## riscv_core
module riscv_core(
    input           sys_clk         ,
    input           sys_rst_n       ,
    output  reg     led_test        ,
    output          iram_cs         ,
    output  [11:0]  iram_addr       ,
    input   [31:0]  iram_rdata      ,
    output          dram_cs         ,
    output  [3:0]   dram_we         ,
    output  [11:0]  dram_addr       ,
    output  [31:0]  dram_wdata      ,
    input   [31:0]  dram_rdata      
);
Size: about 8200 cells after synthesis, roughly 130 I/O pins, about 74000 um2 of cells after synthesis.
clock: 4.95 ns
lec_check: 0
cap_margin: 20
cell_pad_in_sites_detail_placement: 0
cell_pad_in_sites_global_placement: 1
core_margin: 2
core_utilization: 52
cts_cluster_size: 20
gpl_routability_driven: 1
place_density: 0.45
setup_slack_margin: 1.32
slew_margin: 20
run.sh (not shown) runs the stock make flow with config.mk's settings and CLKGATE_MAP_FILE=.
The baseline produced a layout that fails on negative setup slack.
Edit:
CAP_MARGIN = 10   (was 20)
CORE_UTILIZATION = 51   (was 52)
CTS_CLUSTER_SIZE = not set   (was 20)
MIN_ROUTING_LAYER = met1   (was not set)
PLACE_DENSITY = not set   (was 0.45)
SETUP_SLACK_MARGIN = 1.94   (was 1.32)
TNS_END_PERCENT = 15   (was not set)
clock period = 6.74 ns   (was 4.95 ns; I/O delays follow)
Effect:
- Now the flow produced a clean layout
- via count goes down by 4.0%
- count of clock-buffer cells in the layout climbs by 1
- cell count falls by 5.6%
- die size increases by 1.9%
- cell area went down by 6.8%

---

Setup of north:
Starting RTL as in the previous note.
Design riscv_core, start of the top module:
module riscv_core(
    input           sys_clk         ,
    input           sys_rst_n       ,
    output  reg     led_test        ,
    output          iram_cs         ,
    output  [11:0]  iram_addr       ,
    input   [31:0]  iram_rdata      ,
    output          dram_cs         ,
    output  [3:0]   dram_we         ,
    output  [11:0]  dram_addr       ,
    output  [31:0]  dram_wdata      ,
    input   [31:0]  dram_rdata      
);
reg     [31:0]  PC                          ;
wire    [31:0]  alu_add4_data               ; 
wire    [31:0]  pc_mux_data                 ;
wire    [31:0]  alu_imm_data                ;
wire    [31:0]  instruct_data               ;
wire    [31:0]  PC_line2_out                ;
wire    [31:0]  instruct_data_line2_out     ;
wire    [6:0]   instruct_op                 ;
wire    [2:0]   instruct_func3              ;
wire            ctrl_mux_sel                ;
wire            if_flush                    ;
wire            pc_mux_sel                  ;
wire            pc_stop                     ;
wire    [1:0]   imm_add_data0_sel           ;
wire    [1:0]   rd_data_sel                 ;
wire            rd_addr_sel                 ;
wire            reg_wr_imm                  ;
wire            reg_wr_wb                   ;
wire            mem2reg_sel                 ;
wire    [1:0]   exAlu_op                    ;
wire            mem_wr                      ;
wire            mem_rd                      ;
wire    [2:0]   mem_op                      ;
wire            exAlu_data1_sel             ;
wire            ctrl_mux_reg_wr             ;
wire            ctrl_mux_mem2reg_sel        ;
wire    [1:0]   ctrl_mux_exAlu_op           ;
wire            ctrl_mux_mem_wr             ;
wire            ctrl_mux_mem_rd             ;
  ...
clock: 5.71 ns
lec_check: 0
abc_area: 0
cap_margin: 10
cell_pad_in_sites_detail_placement: 0
cell_pad_in_sites_global_placement: 0
core_margin: 2
core_utilization: 72
cts_cluster_diameter: 174
gpl_routability_driven: 1
hold_slack_margin: 0.3
min_routing_layer: met1
place_density_lb_addon: 0.27
setup_slack_margin: -0.56
slew_margin: 20
tns_end_percent: 100
Seen in the log of north: GRT-0116 during global routing (5_1_grt), after which the run never completed.
Inputs modified between north and middle:
Settings: swapping -0.56 for 1.03 in SETUP_SLACK_MARGIN; clearing HOLD_SLACK_MARGIN, which used to be 0.3; clearing MIN_ROUTING_LAYER, which used to be met1; swapping 10 for 20 in CAP_MARGIN; putting CTS_CLUSTER_SIZE at 55 where nothing was set; clearing PLACE_DENSITY_LB_ADDON, which used to be 0.27; swapping 0 for 1 in ABC_AREA; clearing TNS_END_PERCENT, which used to be 100; swapping 174 for 348 in CTS_CLUSTER_DIAMETER; putting PLACE_DENSITY at 0.37 where nothing was set; putting CORE_ASPECT_RATIO at 0.5 where nothing was set; swapping 5.71 for 3.48 in the clock period (ns, I/O delays scaled along).
Findings:
- Compared with north, middle shows a chip area from the yosys synthesis statistics that is 3900 sq um higher.
- middle: DPL-0033 in clock tree synthesis (4_1_cts) -> run aborted
- On middle: die area is 5700 sq um higher than what north gave.
- Looking at die extent in x, middle sits above north.

---

riscv_core again, from the RTL that the note above started with.
export LEC_CHECK = 0
export ABC_AREA = 1
export CAP_MARGIN = 10
export CELL_PAD_IN_SITES_DETAIL_PLACEMENT = 0
export CELL_PAD_IN_SITES_GLOBAL_PLACEMENT = 0
export CORE_MARGIN = 2
export CORE_UTILIZATION = 72
export GPL_ROUTABILITY_DRIVEN = 1
export MIN_ROUTING_LAYER = met1
export PLACE_DENSITY_LB_ADDON = 0.2
export SETUP_SLACK_MARGIN = 0.64
export SLEW_MARGIN = 20
export TNS_END_PERCENT = 100
create_clock -name core_clock -period 5.74 [get_ports {sys_clk}]
The first run ended with an error in 5_1_grt (GRT-0232).
Then changed:
- CAP_MARGIN: 10 -> 20
- CORE_ASPECT_RATIO: default -> 0.5
- CTS_CLUSTER_DIAMETER: default -> 348
- CTS_CLUSTER_SIZE: default -> 55
- MIN_ROUTING_LAYER: met1 -> default
- PLACE_DENSITY: default -> 0.45
- PLACE_DENSITY_LB_ADDON: 0.2 -> default
- SETUP_SLACK_MARGIN: 0.64 -> 1.03
- TNS_END_PERCENT: 100 -> default
- clock period: 5.74 -> 3.48 ns (I/O delays scaled with it)
Now the flow never finished: it broke off in 4_1_cts on DPL-0033.
Synthesized cell count does not change.
Area after synthesis does not change.
Die size is about the same.
Then changed:
- ABC_AREA: 1 -> default
- CELL_PAD_IN_SITES_GLOBAL_PLACEMENT: 0 -> 1
- CORE_ASPECT_RATIO: 0.5 -> default
- CORE_UTILIZATION: 72 -> 47
- CTS_CLUSTER_DIAMETER: 348 -> default
- CTS_CLUSTER_SIZE: 55 -> default
- SETUP_SLACK_MARGIN: 1.03 -> default
- clock period: 3.48 -> 5.85 ns (I/O delays scaled with it)
Outcome: Now the flow went through all stages and came out clean; synthesized cell count is lower by about a fifth; die size is higher by well over a third; synthesized area is lower by a few percent.
Then changed:
- CELL_PAD_IN_SITES_DETAIL_PLACEMENT: 0 -> 1
- CORE_UTILIZATION: 47 -> 30
- SETUP_SLACK_MARGIN: default -> 1.44
- clock period: 5.85 -> 7.76 ns (I/O delays scaled with it)
After rerunning: The changed run went through all stages and came out clean. Worst setup slack improved by 1300 ps. Count of clock-buffer cells in the layout went up by 23. Utilization went down by 21 points. Routed wire length went up by 18%. Via count went down by 4.9%. Worst hold slack improved by 13 ps. Total power went down by 23%. Global-route usage went down by 13 points. Synthesized area stays the same.
Then changed:
- SETUP_SLACK_MARGIN: 1.44 -> default
- clock period: 7.76 -> 11.8 ns (I/O delays scaled with it)
Effect: The changed run completed without violations. Sequential power is lower by a quarter to a third. Utilization is lower by 1.0 points. Synthesized cell count is unchanged. Routed wire length is lower slightly. Via count is lower slightly. Sequential cell count stays the same.

---

riscv_core again, from the RTL that the note above started with.
clock: 10.0 ns
lec_check: 0
cap_margin: 20
cell_pad_in_sites_detail_placement: 1
cell_pad_in_sites_global_placement: 1
core_margin: 2
core_utilization: 30
gpl_routability_driven: 1
gpl_timing_driven: 0
hold_slack_margin: -0.1
max_routing_layer: met4
place_density: 0.45
slew_margin: 10
The first run went through all stages and came out clean.
Rerun with:
Settings changed: ABC_AREA set to 0, CAP_MARGIN 20 to 40, CORE_ASPECT_RATIO set to 0.83, CORE_UTILIZATION 30 to 65, HOLD_SLACK_MARGIN -0.1 to unset, MAX_ROUTING_LAYER met4 to unset, MIN_ROUTING_LAYER set to met2, PLACE_DENSITY 0.45 to unset, SLEW_MARGIN 10 to 20, TNS_END_PERCENT set to 40.
Clock period 10.0 ns to 6.78 ns, I/O delays scaled along.
After rerunning: The new run failed in clock tree synthesis; area after synthesis stays the same; die area drops by 53%; synthesized cell count stays the same.

---

job 7031:
Starting RTL as in the previous note.
==> flow/config.mk <==
export PLATFORM = sky130hd
export DESIGN_NAME = riscv_core
export DESIGN_NICKNAME = riscv_core
export VERILOG_FILES = /design/flow/design.v
export SDC_FILE = /design/flow/constraint.sdc
export NUM_CORES = 4
export LEC_CHECK = 0
export CAP_MARGIN = 35
export CELL_PAD_IN_SITES_DETAIL_PLACEMENT = 1
export CELL_PAD_IN_SITES_GLOBAL_PLACEMENT = 1
export CORE_MARGIN = 2
export CORE_UTILIZATION = 30
export GPL_ROUTABILITY_DRIVEN = 1
export GPL_TIMING_DRIVEN = 0
export HOLD_SLACK_MARGIN = -0.1
export MAX_ROUTING_LAYER = met4
export PLACE_DENSITY = 0.45
export SETUP_SLACK_MARGIN = -0.11
export SLEW_MARGIN = 15
==> flow/constraint.sdc <==
create_clock -name core_clock -period 10.0 [get_ports {sys_clk}]
set_input_delay 2.0000 -clock core_clock [delete_from_list [all_inputs] [get_ports {sys_clk}]]
set_output_delay 2.0000 -clock core_clock [all_outputs]
set_load 0.01 [all_outputs]
## Diff of input files: job 6830 against job 7031
- a deleted GPL_TIMING_DRIVEN that had been 0
- a change of SLEW_MARGIN from 15 to 20
- a deleted MAX_ROUTING_LAYER that had been met4
- a change of CAP_MARGIN from 35 to 20
- a deleted SETUP_SLACK_MARGIN that had been -0.11
- a deleted HOLD_SLACK_MARGIN that had been -0.1
- a change of the clock period (ns, I/O delays scaled along) from 10.0 to 7.76
==> results <==
- Half-perimeter wire length after detailed placement: job 6830 < job 7031
- Sort job 6830 and job 7031 by cell count along the critical path, ascending, and job 6830 comes first.
- Setup WNS job 7031 -> job 6830: worse
- The actual slew at the worst max-slew pin in job 6830 was higher than what job 7031 gave.
- Number of detailed-routing iterations run before antenna repair in job 6830 is 5 lower than in job 7031
- Compared with job 7031, job 6830 shows a lower required time of the worst setup path.
What job 4478 does differently from job 6830 at the input level:
- CORE_UTILIZATION: 30 -> 61
- CELL_PAD_IN_SITES_DETAIL_PLACEMENT: 1 -> 0
- SETUP_SLACK_MARGIN: unset -> 1.6
- CELL_PAD_IN_SITES_GLOBAL_PLACEMENT: 1 -> 0
- the clock period (ns, I/O delays scaled along): 7.76 -> 5.51
Findings:
- Job 4478: GRT-0116 in 5_1_grt -> run aborted
- Die area in job 4478 is 50% below job 6830.
- Count of flip-flops with a built-in enable after synthesis: job 6830 vs job 4478 identical
- Compare job 4478 and job 6830 | cell row count higher: job 6830
What job 6343 does differently from job 4478 at the input level:
- PLACE_DENSITY no longer set, was 0.45
- CAP_MARGIN now 10, was 20
- SETUP_SLACK_MARGIN now 1.94, was 1.6
- TNS_END_PERCENT now 15, previously not set
- MIN_ROUTING_LAYER now met1, previously not set
- CORE_UTILIZATION now 72, was 61
- the clock period (ns, I/O delays scaled along) now 9.87, was 5.51
==> results <==
Tool error ODB-0269 stopped job 6343 during 5_1_grt; no final results. Number of buffers added by the clock tree synthesis step (job 6343 over job 4478): decrease, 3. Against job 4478, placeable core region in job 6343 fell by more than 10%. Going from job 4478 to job 6343, the post-placement cell area was found to have gone down by about 10%.

---

Setup of job 101:
riscv_core again, from the RTL that the note above started with.
==> flow/design.v (excerpt) <==
module riscv_core(
    input           sys_clk         ,
    input           sys_rst_n       ,
    output  reg     led_test        ,
    output          iram_cs         ,
    output  [11:0]  iram_addr       ,
    input   [31:0]  iram_rdata      ,
    output          dram_cs         ,
    output  [3:0]   dram_we         ,
    output  [11:0]  dram_addr       ,
    output  [31:0]  dram_wdata      ,
    input   [31:0]  dram_rdata      
);
reg     [31:0]  PC                          ;
wire    [31:0]  alu_add4_data               ; 
wire    [31:0]  pc_mux_data                 ;
wire    [31:0]  alu_imm_data                ;
wire    [31:0]  instruct_data               ;
wire    [31:0]  PC_line2_out                ;
wire    [31:0]  instruct_data_line2_out     ;
wire    [6:0]   instruct_op                 ;
wire    [2:0]   instruct_func3              ;
wire            ctrl_mux_sel                ;
wire            if_flush                    ;
wire            pc_mux_sel                  ;
wire            pc_stop                     ;
wire    [1:0]   imm_add_data0_sel           ;
wire    [1:0]   rd_data_sel                 ;
wire            rd_addr_sel                 ;
wire            reg_wr_imm                  ;
wire            reg_wr_wb                   ;
  ...
==> flow/config.mk <==
export PLATFORM = sky130hd
export DESIGN_NAME = riscv_core
export DESIGN_NICKNAME = riscv_core
export VERILOG_FILES = /design/flow/design.v
export SDC_FILE = /design/flow/constraint.sdc
export NUM_CORES = 4
export LEC_CHECK = 0
export CAP_MARGIN = 5
export CELL_PAD_IN_SITES_DETAIL_PLACEMENT = 1
export CELL_PAD_IN_SITES_GLOBAL_PLACEMENT = 0
export CORE_ASPECT_RATIO = 0.57
export CORE_MARGIN = 2
export CORE_UTILIZATION = 42
export CTS_CLUSTER_DIAMETER = 55
export GPL_ROUTABILITY_DRIVEN = 0
export GPL_TIMING_DRIVEN = 1
export MIN_ROUTING_LAYER = met2
export SLEW_MARGIN = 30
==> flow/constraint.sdc <==
create_clock -name core_clock -period 4.7 [get_ports {sys_clk}]
set_input_delay 0.9400 -clock core_clock [delete_from_list [all_inputs] [get_ports {sys_clk}]]
set_output_delay 0.9400 -clock core_clock [all_outputs]
set_load 0.01 [all_outputs]
Job 101: GRT-0116 in 5_1_grt -> run aborted
Here is what was changed in the inputs of job 102 compared with job 101.
- CAP_MARGIN now 40, was 5
- GPL_ROUTABILITY_DRIVEN now 1, was 0
- CTS_CLUSTER_DIAMETER no longer set, was 55
- ABC_AREA now 0, previously not set
- SETUP_SLACK_MARGIN now 1.94, previously not set
- CORE_ASPECT_RATIO no longer set, was 0.57
- TNS_END_PERCENT now 10, previously not set
- GPL_TIMING_DRIVEN now 0, was 1
- CELL_PAD_IN_SITES_GLOBAL_PLACEMENT now 1, was 0
- SLEW_MARGIN now 20, was 30
- CORE_UTILIZATION now 65, was 42
- the clock period (ns, I/O delays scaled along) now 11.0, was 4.7
==> results <==
- The runs compared here, job 101 and job 102, all ended either early or with open violations.
- For job 102, the flow was terminated by a tool error in 4_1_cts and produced no final design.
- Number of distinct library cells after synthesis delta (job 102 -> job 101): insignificant
- Job 102 vs. job 101: placed instance area went down by 12%.
- The number of I/O port buffers in job 102 was lower than what job 101 gave.
- Between job 102 and job 101, the share of the synthesized netlist area taken by xor and xnor gates figures differ only marginally.
- Side by side, area of the die turned out lower in job 102 than in job 101.
- As of job 102, number of rows in the core area had risen by a few percent compared to job 101.
- Comparing job 101 against job 102, there is no change at all in number of enable-type register cells in the synthesized netlist.
- Min starting density of the core across job 102 and job 101: job 101
- Job 102 vs job 101 — floorplan core area dropped by more than a quarter
Edits applied to the flow inputs when going from job 102 to job 103:
- changing CORE_UTILIZATION from 65 to 40
- changing MIN_ROUTING_LAYER from met2 to met1
- changing TNS_END_PERCENT from 10 to 15
- removing ABC_AREA (formerly 0)
- changing CAP_MARGIN from 40 to 10
- removing GPL_TIMING_DRIVEN (formerly 0)
- changing the clock period (ns, I/O delays scaled along) from 11.0 to 9.87
## What came out
Job 103 did not stop at any stage, and its layout met the timing, DRC and antenna checks. Job 103 vs job 102 — floorplan die height climbed by more than a quarter. Job 103 against job 102; count of port buffers added during placement is up slightly. Compared with job 102, job 103 degrades worst slack at placement. | die outline area | job 103 vs job 102 | 62% higher |. Placement row count: job 103 > job 102. Changes observed in job 103 relative to job 102: adder and majority gate portion of the synthesized area has remained practically unchanged, net count after synthesis has remained practically unchanged, global placer's final weighted congestion has decreased. Reported for job 102 and job 103, yosys synthesis chip area turned out identical to the last digit. Re core footprint: job 102 was lower than job 103. The placed wire-length estimate reported for job 103 is smaller than that of job 102 by 110 mm.
Changes in job 104 relative to job 103:
- CELL_PAD_IN_SITES_DETAIL_PLACEMENT: 1 -> 0
- CORE_UTILIZATION: 40 -> 49
- the clock period (ns, I/O delays scaled along): 9.87 -> 8.04
Findings:
- Going from job 103 to job 104, the number of clock buffer instances in the layout was found to have gone down by about 6.5%.
- Final-stage net count in job 104 vs job 103: up 0.87%
- Changes observed in job 104 relative to job 103: post-route standard cell area excluding fillers up 0.68%, number of filler instances in the final layout down 35%, vias after detailed routing up 1.1%, proportion of power drawn by combinational gates up 0.5 points.
### job 104 -> job 105
- swapping 49 for 46 in CORE_UTILIZATION
- swapping 10 for 20 in CAP_MARGIN
- clearing TNS_END_PERCENT, which used to be 15
- putting PLACE_DENSITY_LB_ADDON at 0.12 where nothing was set
- clearing SETUP_SLACK_MARGIN, which used to be 1.94
- clearing MIN_ROUTING_LAYER, which used to be met1
- swapping 8.04 for 4.81 in the clock period (ns, I/O delays scaled along)
[summary]
- The final layout from job 104, which completed every stage, passed the timing, DRC and antenna checks at the end of the flow.
- Job 105 completed end to end; final checks failed (negative setup slack).
- Higher number of DRC markers in iteration 0 among job 105 and job 104: job 104
- Wire: job 105 routes more than job 104
- The hold slack of job 105 falls short of that of job 104 by 0.33 ns.
- Compared with job 104, job 105 shows a lower final sum of negative setup slack.
- Summary: with job 104 as the reference, floorplan row count in job 105 moved up by a few percent.
- The register area was comparable across job 105 and job 104.
- Comparing job 105 and job 104, the lower overall power of the completed layout was measured on job 104.
- Job 105 vs job 104 — final design area excluding fillers climbed by more than 10%
- On setup slack, job 105 does worse than job 104.
Power and IR drop assume default switching activity.
